==> onyx <==
Design sys_ref_core, start of the top module:
module sys_ref_core #(parameter DATA_WIDTH = 8, ADDR_WIDTH = 4)
(
 input   wire                      CLK,
 input   wire                      RST,             
 input   wire  [DATA_WIDTH-1:0]    UART_RX_DATA,
 input   wire                      UART_RX_Valid,
 input   wire                      FIFO_FULL,
 output  wire  [DATA_WIDTH-1:0]    FIFO_WR_DATA,
 output  wire                      FIFO_WR_INC,
 output  wire  [DATA_WIDTH-1:0]    UART_Config,
 output  wire  [DATA_WIDTH-1:0]    Div_Ratio,
 output  wire                      CLKDIV_EN
);
export LEC_CHECK = 0
export ABC_AREA = 1
export CAP_MARGIN = 20
export CORE_MARGIN = 2
export CORE_UTILIZATION = 72
export CTS_CLUSTER_SIZE = 10
export PLACE_DENSITY = 0.6
export SETUP_SLACK_MARGIN = 3.29
export SLEW_MARGIN = 20
create_clock -name core_clock -period 27.8 [get_ports {CLK}]
run.sh (not shown) runs the stock make flow with config.mk's settings and CLKGATE_MAP_FILE=.
==> violet: changes against onyx <==
- ABC_AREA: 1 -> not set
- CORE_UTILIZATION: 72 -> 65
- CTS_CLUSTER_SIZE: 10 -> not set
- PLACE_DENSITY: 0.6 -> not set
- SETUP_SLACK_MARGIN: 3.29 -> not set
==> flow/constraint.sdc (replaced) <==
create_clock -name core_clock -period 15.8 [get_ports {CLK}]
set_input_delay 3.1600 -clock core_clock [delete_from_list [all_inputs] [get_ports {CLK}]]
set_output_delay 3.1600 -clock core_clock [all_outputs]
set_load 0.01 [all_outputs]
==> out/qor.txt <==
Basic Gates by Area: 0.155
status: finished with violations
DIE AREA: 27400 um2
post-synthesis xor/xnor area fraction: 0.0326
final setup fails: 5
Resize count post-CTS: 49
SO Faults: setup timing
Top cells by area: dfrtp_1 27%, ha_1 12%, mux2_2 9.8%
final worst slack: -10.33 ns
fa+ha+maj area frac: 0.165
die extent in x: 165 um
row count: 59
# the run above: violet

==> out/qor.txt <==
status: stopped before the end
DIE AREA: 24600 um2
grt ovf: 7
number of enable flip-flop cells: 0
met1 Track Usage GR: 0.718
Basic Gates by Area: 0.266
Stop Error: [ERROR GRT-0232] Routing congestion too high. Check the congestion heatmap in the GUI.
Top cells by area: dfrtp_1 27%, nand2_1 14%, ha_1 12%
placed cells: 2639
fa+ha+maj area frac: 0.165
hpwl dp: 37.1 mm
Resize count post-CTS: 56
H-tree level count: 4
die extent in x: 157 um
Die Span Y: 157 um
failing step: global routing (5_1_grt)
row count: 55
# the run above: onyx


* * *

==> inputs of wip/tundra <==
==> flow/design.v <==
module SYS_CTRL #( parameter ADDR_WIDTH = 4, DATA_WIDTH = 8) (
	input	wire							CLK,
	input	wire							RST,
	input	wire	[DATA_WIDTH-1:0]		UART_RX_DATA,   	 
	input	wire							UART_RX_Valid,		 
	input	wire							FIFO_FULL,
	output	reg		[DATA_WIDTH-1:0]		FIFO_WR_DATA,
	output	reg								FIFO_WR_INC,    
	input	wire	[DATA_WIDTH*2-1:0]		ALU_OUT,      
	input	wire							ALU_OUT_Valid, 
	output	reg								ALU_EN,  
	output	reg		[3:0]					ALU_FUN,     
	output	reg								CLKG_EN,    
	output	reg 							CLKDIV_EN,
	input	wire	[DATA_WIDTH-1:0]		Rd_Reg,       
	input	wire							Rd_Reg_Valid, 
	output	reg		[DATA_WIDTH-1:0]		Wr_Reg,   
	output	reg 	[ADDR_WIDTH-1:0]		Addr,  
	output	reg 							RdEn,  
	output	reg 							WrEn
	);
typedef enum bit [3:0] {
		IDLE        	= 4'b0000,
		RF_Wr_Addr 		= 4'b0001,
		RF_Wr_Data  	= 4'b0011,
		RF_Rd_Addr  	= 4'b0010,
		FIFO_WRITE_RF 	= 4'b0110,
		Operand_A   	= 4'b0111,
		Operand_B 		= 4'b0101,
		FUN_of_ALU  	= 4'b0100,
		ALU_Save_OUT    = 4'b1100,
		ALU_1st_Byte    = 4'b1101,
		ALU_2nd_Byte    = 4'b1111
} state;						
state 	current_state, next_state;
reg [ADDR_WIDTH-1:0] 	ADDR_REG; 
reg 					ADDR_REG_CHECK;   
reg [DATA_WIDTH*2-1:0]	ALU_OUT_REG;
reg 					ALU_OUT_REG_CHECK;   
always@(posedge CLK or negedge RST) 
 begin
	if (!RST) 
	 begin
	  current_state <= IDLE;		
	 end
	else 
	 begin
	  current_state <= next_state;
	 end
 end
always@(*)
 begin
 	next_state = IDLE;
 	WrEn        = 1'b0;
 	RdEn        = 1'b0;
 	CLKG_EN     = 1'b0;
 	CLKDIV_EN   = 1'b1;
 	ALU_EN      = 1'b0;
 	FIFO_WR_INC = 1'b0;
 	Addr          = 'b0;
 	Wr_Reg        = 'b0;
 	ALU_FUN       = 'b0;
 	FIFO_WR_DATA  = 'b0;
 	ALU_OUT_REG_CHECK = 1'b0;
 	ADDR_REG_CHECK    = 1'b0;
 	case (current_state)
 	 IDLE : begin
 	 		 if (UART_RX_Valid)
 	 		  begin
 	 		   case (UART_RX_DATA)
 	 		    'hAA : begin
 	 		  		    next_state = RF_Wr_Addr;
 	 		  		   end
 	 		    'hBB : begin
 	 		  		    next_state = RF_Rd_Addr; 
 	 		  		   end
 	 		    'hCC : begin
 	 		  		    next_state = Operand_A; 
 	 		  		   end
 	 		    'hDD : begin
 	 		  		    next_state = FUN_of_ALU; 
 	 		  		   end
 	 		  	default: begin
 	 		  			  next_state = IDLE;
 	 		  			 end
 	 		   endcase
 	 		  end
 	 		end
 	 RF_Wr_Addr : begin
 	 			   if (UART_RX_Valid)
 	 			    begin
 	 			     ADDR_REG_CHECK = 1'b1;
 	 			     next_state = RF_Wr_Data;
 	 			    end
 	 			   else
 	 			    begin
 	 			     ADDR_REG_CHECK = 1'b0;
 	 			     next_state = RF_Wr_Addr;
 	 			    end
 	 			  end
 	 RF_Wr_Data : begin
 	 			   if (UART_RX_Valid)
 	 			    begin
 	 			     WrEn = 1'b1;
 	 			     Addr = ADDR_REG;
 	 			     Wr_Reg = UART_RX_DATA;
 	 			     next_state = IDLE;	
 	 			    end
 	 			   else
 	 			    begin
 	 			     next_state = RF_Wr_Data;
 	 			    end
 	 			  end
 	 RF_Rd_Addr : begin
 	 			   if (UART_RX_Valid)
 	 			    begin
 	 			     RdEn = 1;
 	 			     Addr = UART_RX_DATA[ADDR_WIDTH-1:0];
 	 			     next_state = FIFO_WRITE_RF; 	 			     
 	 			    end
 	 			   else
 	 			    begin
 	 			     next_state = RF_Rd_Addr;
 	 			    end
 	 			  end
  	 FIFO_WRITE_RF : begin
 	 			   if (!FIFO_FULL)    
 	 			    begin
 	 			     FIFO_WR_DATA = Rd_Reg;
 	 			     FIFO_WR_INC = 1'b1;
 	 			     next_state = IDLE; 	 			     
 	 			    end
 	 			   else
 	 			    begin
 	 			     next_state = FIFO_WRITE_RF;
 	 			    end
 	 			  end
 	 Operand_A : begin
 	 			   if (UART_RX_Valid)
 	 			    begin
 	 			     WrEn = 1'b1;
 	 			     Addr = 'b0;
 	 			     Wr_Reg = UART_RX_DATA;
 	 			     next_state = Operand_B;	
 	 			    end
 	 			   else
 	 			    begin
 	 			     next_state = Operand_A;
 	 			    end
 	 			 end
 	 Operand_B : begin
 	 			   if (UART_RX_Valid)
 	 			    begin
 	 			     WrEn = 1'b1;
 	 			     Addr = 'b1;
 	 			     Wr_Reg = UART_RX_DATA;
 	 			     next_state = FUN_of_ALU;	
 	 			    end
 	 			   else
 	 			    begin
 	 			     next_state = Operand_B;
 	 			    end
 	 			 end
 	 FUN_of_ALU : begin
 	 			   CLKG_EN = 1'b1;
 	 			   if (UART_RX_Valid)
 	 			    begin
 	 			     ALU_EN = 1'b1;
 	 			     ALU_FUN = UART_RX_DATA[3:0];
 	 			     next_state = ALU_Save_OUT;
 	 			    end
 	 			   else
 	 			    begin
 	 			     next_state = FUN_of_ALU;
 	 			    end
 	 			 end
 	 ALU_Save_OUT : begin
	 	 			  CLKG_EN = 1'b1;
	 	 			  if (ALU_OUT_Valid)
	 	 			   begin
	 	 			    ALU_OUT_REG_CHECK = 1'b1;
	 	 			    next_state = ALU_1st_Byte;
	 	 			   end
	 	 			  else
	 	 			   begin
	 	 			   	ALU_OUT_REG_CHECK = 1'b0;
	 	 			    next_state = ALU_Save_OUT;
	 	 			   end
 	 			     end
 	 ALU_1st_Byte : begin
 	 				 CLKG_EN = 1'b1;
	 	 			 if (!FIFO_FULL)
	 	 			  begin
	 	 			   FIFO_WR_INC = 1'b1;
	 	 			   FIFO_WR_DATA = ALU_OUT_REG[DATA_WIDTH-1:0];
	 	 			   next_state = ALU_2nd_Byte;
	 	 			  end
	 	 			 else
	 	 			  begin
	 	 			   next_state = ALU_1st_Byte;
	 	 			  end
	 	 			end
 	 ALU_2nd_Byte : begin
 	 				 CLKG_EN = 1'b1;
	 	 			 if (!FIFO_FULL)
	 	 			  begin
	 	 			   FIFO_WR_INC = 1'b1;
	 	 			   FIFO_WR_DATA = ALU_OUT_REG[2*DATA_WIDTH-1:DATA_WIDTH];
	 	 			   next_state = IDLE;
	 	 			  end
	 	 			 else
	 	 			  begin
	 	 			   next_state = ALU_2nd_Byte;
	 	 			  end
	 	 			end
 	 default : begin
 	 			next_state = IDLE;
 	 		   end
 	endcase
 end
always@(posedge CLK or negedge RST)
 begin
 	if (!RST)
 	 begin
 	 	ADDR_REG <= 'b0;
 	 end
 	else if (ADDR_REG_CHECK)
 	 begin
 	 	ADDR_REG <= UART_RX_DATA[ADDR_WIDTH-1:0];
 	 end
 end
always@(posedge CLK or negedge RST)
 begin
 	if (!RST)
 	 begin
 	 	ALU_OUT_REG <= 'b0;
 	 end
 	else if (ALU_OUT_REG_CHECK)
 	 begin
 	 	ALU_OUT_REG <= ALU_OUT;
 	 end
 end
endmodule
module Register_File #( parameter ADDR_WIDTH = 4, DATA_WIDTH = 8, MEM_DEPTH = 16) (
	input	wire 	[DATA_WIDTH-1:0]		WrData,
	input	wire 	[ADDR_WIDTH-1:0]		Adresss,
	input 	wire 							WrEn,
	input	wire 							RdEn,
	input 	wire 							CLK,
	input 	wire 							RST,
	output 	reg 	[DATA_WIDTH-1:0]		RdData,
	output	reg 							RdData_Valid,
	output	wire 	[DATA_WIDTH-1:0]		REG0,
	output	wire 	[DATA_WIDTH-1:0]		REG1,
	output	wire 	[DATA_WIDTH-1:0]		REG2,
	output	wire 	[DATA_WIDTH-1:0]		REG3 
	);
reg [DATA_WIDTH-1:0] Memory [MEM_DEPTH-1:0];
integer i;
always@(posedge CLK or negedge RST)
 begin
 	if (!RST)
 	 begin
 	 	RdData <= 'b0;
 	 	RdData_Valid <= 1'b0;
 	 	for (i=0; i<MEM_DEPTH; i=i+1)
 	 	 begin
 	 	  if(i == 2)
 	 	  	Memory[i] <= 'b10000001;    
 	 	  else if (i == 3)
 	 	  	Memory[i] <= 'b00100000;      
 	 	  else
 	 	  	Memory[i] <= 'b0;
 	 	 end
 	 end
 	else
 	 begin
 	 	if (WrEn && !RdEn)
 	 	 begin
 	 	 	Memory[Adresss] <= WrData;
 	 	 end
 	 	else if (RdEn && !WrEn)
 	 	 begin
 	 	 	RdData <= Memory[Adresss];
 	 	 	RdData_Valid <= 1'b1;
 	 	 end
 	 	else
 	 	 begin
 	 	 	RdData_Valid <= 1'b0;
 	 	 end
 	 end
 end
assign REG0 = Memory[0];
assign REG1 = Memory[1];
assign REG2 = Memory[2];
assign REG3 = Memory[3];
 endmodule
module ALU_16B #( parameter OPER_WIDTH = 8, OUT_WIDTH = OPER_WIDTH*2) (
input		wire		[OPER_WIDTH-1:0]		A,
input		wire		[OPER_WIDTH-1:0]		B,
input		wire												EN,
input		wire		[3:0]								ALU_FUN,
input		wire												CLK,
input		wire												CLK_EN,    
input		wire												RST,
output	reg			[OUT_WIDTH-1:0]			ALU_OUT,
output	reg													OUT_VALID
	);
reg [OUT_WIDTH-1:0] ALU_OUT_Comb;
reg                 OUT_VALID_Comb;
always @(posedge CLK or negedge RST)
 begin
  if(!RST)
   begin
    ALU_OUT   <= 'b0;
    OUT_VALID <= 1'b0;	
   end
  else if (CLK_EN)
   begin  
    ALU_OUT   <= ALU_OUT_Comb;
    OUT_VALID <= OUT_VALID_Comb;
   end	
 end 
always@(*)
 begin
   OUT_VALID_Comb = 1'b0;
   ALU_OUT_Comb   = 'b0;
   if(EN)
    begin
     OUT_VALID_Comb = 1'b1;
		 case (ALU_FUN)
		 4'b0000 : begin
		 						ALU_OUT_Comb = A + B; 							 
		           end 
		4'b0001 : begin
		 						ALU_OUT_Comb = A - B;       				 
			      	end
		 4'b0010 : begin
								ALU_OUT_Comb = A * B;       				 
	   			  	 end
		 4'b0011 : begin
		 						ALU_OUT_Comb = (B == 8'b0) ? 16'b0 : A / B;       				 
		 	 	   		 end
		 4'b0100 : begin
								ALU_OUT_Comb = A & B;      				   
				   		 end
		 4'b0101 : begin
								ALU_OUT_Comb = A | B;       				 
			  	  	 end
		 4'b0110 : begin
								ALU_OUT_Comb = ~ (A & B);      			 
				   		 end
		 4'b0111 : begin
								ALU_OUT_Comb = ~ (A | B);      			 
			 	   		 end
		 4'b1000 : begin
								ALU_OUT_Comb = A ^ B;       				 
				   		 end
		 4'b1001 : begin
								ALU_OUT_Comb = ~(A ^ B);      			 
				   		 end
		 4'b1010 : begin
								if (A == B)             						 
								 begin
								  ALU_OUT_Comb = 'd1;
								 end
								else 
								 begin
								  ALU_OUT_Comb = 'd0;
								 end
				   		 end
		 4'b1011 : begin
								if (A > B)              						 
								 begin
								  ALU_OUT_Comb = 'd2;
								 end
								else
								 begin
								  ALU_OUT_Comb = 'd0;
								 end
				   		 end
		 4'b1100 : begin
						    if (A < B)              						 
							   begin
							    ALU_OUT_Comb = 'd3;
							   end
							  else
							   begin
							    ALU_OUT_Comb = 'd0;
							   end
				   	   end
		 4'b1101 : begin
						    ALU_OUT_Comb = A >> 1;      				 
						   end
		 4'b1110 : begin
								ALU_OUT_Comb = A << 1;     			 		 
						   end
		 default : begin
								ALU_OUT_Comb = 'b0;
							 end
		 endcase
		end
   else 
    begin
   	 OUT_VALID_Comb = 1'b0;
    end
 end
endmodule
module sys_ref_core #(parameter DATA_WIDTH = 8, ADDR_WIDTH = 4)
(
 input   wire                      CLK,
 input   wire                      RST,             
 input   wire  [DATA_WIDTH-1:0]    UART_RX_DATA,
 input   wire                      UART_RX_Valid,
 input   wire                      FIFO_FULL,
 output  wire  [DATA_WIDTH-1:0]    FIFO_WR_DATA,
 output  wire                      FIFO_WR_INC,
 output  wire  [DATA_WIDTH-1:0]    UART_Config,
 output  wire  [DATA_WIDTH-1:0]    Div_Ratio,
 output  wire                      CLKDIV_EN
);
wire                      WrEn;
wire                      RdEn;
wire  [ADDR_WIDTH-1:0]    Addr;
wire  [DATA_WIDTH-1:0]    Wr_Reg;
wire  [DATA_WIDTH-1:0]    Rd_Reg;
wire                      Rd_Reg_Valid;
wire  [DATA_WIDTH-1:0]    Operand_A;
wire  [DATA_WIDTH-1:0]    Operand_B;
wire  [3:0]               ALU_FUN;
wire                      ALU_EN;
wire                      CLKG_EN;
wire  [DATA_WIDTH*2-1:0]  ALU_OUT;
wire                      ALU_OUT_Valid;
SYS_CTRL U0_SYS_CTRL (
	.CLK(CLK),
	.RST(RST),
	.UART_RX_DATA(UART_RX_DATA),
	.UART_RX_Valid(UART_RX_Valid),
	.FIFO_FULL(FIFO_FULL),
	.FIFO_WR_DATA(FIFO_WR_DATA),
	.FIFO_WR_INC(FIFO_WR_INC),
	.ALU_OUT(ALU_OUT),
	.ALU_OUT_Valid(ALU_OUT_Valid),
	.ALU_EN(ALU_EN),
	.ALU_FUN(ALU_FUN),
	.CLKG_EN(CLKG_EN),
	.CLKDIV_EN(CLKDIV_EN),
	.Rd_Reg(Rd_Reg),
	.Rd_Reg_Valid(Rd_Reg_Valid),
	.Wr_Reg(Wr_Reg),
	.Addr(Addr),
	.RdEn(RdEn),
	.WrEn(WrEn)
	);
Register_File U0_Register_File (
	.WrData(Wr_Reg),
	.Adresss(Addr),
	.WrEn(WrEn),
	.RdEn(RdEn),
	.CLK(CLK),
	.RST(RST),
	.RdData(Rd_Reg),
	.RdData_Valid(Rd_Reg_Valid),
	.REG0(Operand_A),
	.REG1(Operand_B),
	.REG2(UART_Config),
	.REG3(Div_Ratio)
	);
ALU_16B U0_ALU_16B (
	.A(Operand_A),
	.B(Operand_B),
	.EN(ALU_EN),
	.ALU_FUN(ALU_FUN),
	.CLK(CLK),
	.CLK_EN(CLKG_EN),
	.RST(RST),
	.ALU_OUT(ALU_OUT),
	.OUT_VALID(ALU_OUT_Valid)
	);
endmodule
==> flow/run.sh <==
#!/bin/bash
# the make line also repeats each setting of config.mk as NAME=value (left out here)
make -C /OpenROAD-flow-scripts/flow DESIGN_CONFIG=/design/flow/config.mk WORK_HOME=/design/flow/orfs CLKGATE_MAP_FILE= finish
==> flow/config.mk <==
export PLATFORM = sky130hd
export DESIGN_NAME = sys_ref_core
export DESIGN_NICKNAME = sys_ref_core
export VERILOG_FILES = /design/flow/design.v
export SDC_FILE = /design/flow/constraint.sdc
export NUM_CORES = 4
export LEC_CHECK = 0
export ABC_AREA = 1
export CAP_MARGIN = 10
export CELL_PAD_IN_SITES_DETAIL_PLACEMENT = 1
export CORE_MARGIN = 3
export CORE_UTILIZATION = 54
export CTS_CLUSTER_DIAMETER = 361
export GPL_ROUTABILITY_DRIVEN = 1
export GPL_TIMING_DRIVEN = 1
export MAX_ROUTING_LAYER = met4
export SLEW_MARGIN = 15
export TNS_END_PERCENT = 25
==> flow/constraint.sdc <==
create_clock -name core_clock -period 30.0 [get_ports {CLK}]
set_input_delay 6.0000 -clock core_clock [delete_from_list [all_inputs] [get_ports {CLK}]]
set_output_delay 6.0000 -clock core_clock [all_outputs]
set_load 0.01 [all_outputs]
==> wip/violet: changes against wip/tundra <==
ABC_AREA = default   (was 1)
CAP_MARGIN = 20   (was 10)
CORE_MARGIN = 2   (was 3)
CTS_CLUSTER_DIAMETER = default   (was 361)
GPL_TIMING_DRIVEN = default   (was 1)
MAX_ROUTING_LAYER = default   (was met4)
PLACE_DENSITY_LB_ADDON = 0.23   (was default)
SLEW_MARGIN = 20   (was 15)
TNS_END_PERCENT = default   (was 25)
==> wip/amber: changes against wip/tundra <==
ABC_AREA = default   (was 1)
CAP_MARGIN = 20   (was 10)
CELL_PAD_IN_SITES_DETAIL_PLACEMENT = default   (was 1)
CORE_MARGIN = 2   (was 3)
CORE_UTILIZATION = 40   (was 54)
CTS_CLUSTER_DIAMETER = 134   (was 361)
CTS_CLUSTER_SIZE = 95   (was default)
GPL_ROUTABILITY_DRIVEN = default   (was 1)
GPL_TIMING_DRIVEN = default   (was 1)
MAX_ROUTING_LAYER = default   (was met4)
PLACE_DENSITY = 0.6   (was default)
SLEW_MARGIN = 20   (was 15)
TNS_END_PERCENT = 5   (was 25)
==> comparison table <==
	wip/amber	wip/violet	wip/tundra
R2r startpoint	U0_Register_File.Memory[1][3]$_DFFE_PN0P_	U0_Register_File.Memory[1][0]$_DFFE_PN0P_	U0_Register_File.Memory[1][1]$_DFFE_PN0P_
Average via count per standard cell	6.10	7.10	6.02
Minimum clock period after layout	27850 ps	28370 ps	27840 ps
Fmax	35.9 MHz	35.2 MHz	35.9 MHz
FP Core Util	40.5%	55.1%	54.9%
Post-synthesis cell count	1853	1853	2341
Buf/Inv on CP	4	7	23
Final Wtd Congestion	0.929	1.01	0.996
Number of nets in the final layout	2098	2115	2580
Worst Hold Endpoint	U0_SYS_CTRL.current_state[2]$_DFF_PN0_	U0_ALU_16B.ALU_OUT[8]$_DFFE_PN0P_	U0_Register_File.Memory[10][0]$_DFFE_PN0P_
Non-filler instance count after layout	2437	2312	2779
Wire length on met2	24.9 mm	32.4 mm	28.6 mm
Most numerous cell in the Yosys netlist	dfrtp_1	dfrtp_1	nand2_1
Number of buffers other than clock buffers in the final layout	82	99	69
Unique cell type count in the Yosys netlist	109	109	70
Fillcell total	4032	3455	4020
Hold Worst Slack	481 ps	511 ps	488 ps
Multi-input combinational cell count	1493	1493	1760
Run status	finished clean	finished clean	finished clean
CORE AREA	41900 um2	30700 um2	30700 um2
